==> run H: inputs <==
==> flow/design.v <==
module PWM_duty_cycle (
    input clk,            
    input rst,            
    input pwm_in,         
    output reg [7:0] duty_cycle   
);
    reg [15:0] high_count, total_count;   
    reg pwm_prev;        
    reg update_flag;     
    reg first_period;    
    always @(posedge clk or posedge rst) begin
        if (rst) begin
            high_count <= 0;
            total_count <= 0;
            duty_cycle <= 0;
            pwm_prev <= 0;
            update_flag <= 0;
            first_period <= 1;   
        end else begin
            total_count <= total_count + 1;
            if (pwm_in) high_count <= high_count + 1;
            if (pwm_prev && ~pwm_in) begin
                if (!first_period && total_count > 0) begin
                    duty_cycle <= (high_count * 100) / total_count;   
                end
                first_period <= 0;   
                high_count <= 0;
                total_count <= 0;
            end
            pwm_prev <= pwm_in;   
        end
    end
endmodule
==> flow/run.sh <==
#!/bin/bash
# the make line also repeats each setting of config.mk as NAME=value (left out here)
make -C /OpenROAD-flow-scripts/flow DESIGN_CONFIG=/design/flow/config.mk WORK_HOME=/design/flow/orfs CLKGATE_MAP_FILE= finish
==> flow/config.mk <==
export PLATFORM = sky130hd
export DESIGN_NAME = PWM_duty_cycle
export DESIGN_NICKNAME = PWM_duty_cycle
export VERILOG_FILES = /design/flow/design.v
export SDC_FILE = /design/flow/constraint.sdc
export NUM_CORES = 4
export LEC_CHECK = 0
export ABC_AREA = 1
export CAP_MARGIN = 20
export CORE_ASPECT_RATIO = 0.93
export CORE_MARGIN = 2
export CORE_UTILIZATION = 72
export CTS_CLUSTER_SIZE = 10
export PLACE_DENSITY = 0.38
export SLEW_MARGIN = 20
export TNS_END_PERCENT = 10
==> flow/constraint.sdc <==
create_clock -name core_clock -period 65.2 [get_ports {clk}]
set_input_delay 13.0400 -clock core_clock [delete_from_list [all_inputs] [get_ports {clk}]]
set_output_delay 13.0400 -clock core_clock [all_outputs]
set_load 0.01 [all_outputs]
==> run P: changes against run H <==
- ABC_AREA: 1 -> unset
- CORE_ASPECT_RATIO: 0.93 -> unset
- CORE_UTILIZATION: 72 -> 63
- CTS_CLUSTER_SIZE: 10 -> unset
- PLACE_DENSITY: 0.38 -> unset
- TNS_END_PERCENT: 10 -> unset
==> flow/constraint.sdc (replaced) <==
create_clock -name core_clock -period 111.0 [get_ports {clk}]
set_input_delay 22.2000 -clock core_clock [delete_from_list [all_inputs] [get_ports {clk}]]
set_output_delay 22.2000 -clock core_clock [all_outputs]
set_load 0.01 [all_outputs]
==> run B: changes against run H <==
- CORE_ASPECT_RATIO: 0.93 -> unset
- CORE_UTILIZATION: 72 -> 65
- CTS_CLUSTER_DIAMETER: unset -> 363
- CTS_CLUSTER_SIZE: 10 -> 98
- PLACE_DENSITY: 0.38 -> 0.36
- TNS_END_PERCENT: 10 -> unset
==> flow/constraint.sdc (replaced) <==
create_clock -name core_clock -period 52.7 [get_ports {clk}]
set_input_delay 10.5400 -clock core_clock [delete_from_list [all_inputs] [get_ports {clk}]]
set_output_delay 10.5400 -clock core_clock [all_outputs]
set_load 0.01 [all_outputs]
==> results <==
| quantity | run B | run H | run P |
|---|---|---|---|
| Outcome | did not finish | complete, but fails checks | timing/DRC/antenna clean |
| Last stage reached | clock tree synthesis (4_1_cts) | - | - |
| Violated checks | - | negative setup slack | - |
| Cell resize tally after clock tree synthesis | - | 96 | 0 |
| Count of distinct cell types in the synthesized netlist | 87 | 87 | 192 |
| Weighted congestion at the end of routability-driven global placement | 1.08 | 1.06 | 1.03 |
| DRC violations left | - | 0 | 0 |
| Clk sink count | - | 42 | 42 |
| Buffers inserted by post-CTS timing repair | - | 16 | 0 |
| Worst min-delay path endpoint | - | first_period$_DFFE_PP1P_ | first_period$_DFFE_PP1P_ |
| NumNets Final | - | 8077 | 6008 |
| Maximum clock skew at final layout | - | 0.00650 ns | 0.0121 ns |
| Post-synthesis instance area | 0.0423 mm2 | 0.0423 mm2 | 0.0400 mm2 |
| Buffering stage count on the worst path with inverters included | - | 73 | 33 |
| Cell count of the worst hold path | - | 2 | 1 |
| Area fraction in and, or, nand and nor cells after synthesis | 46.4% | 46.4% | 29.0% |
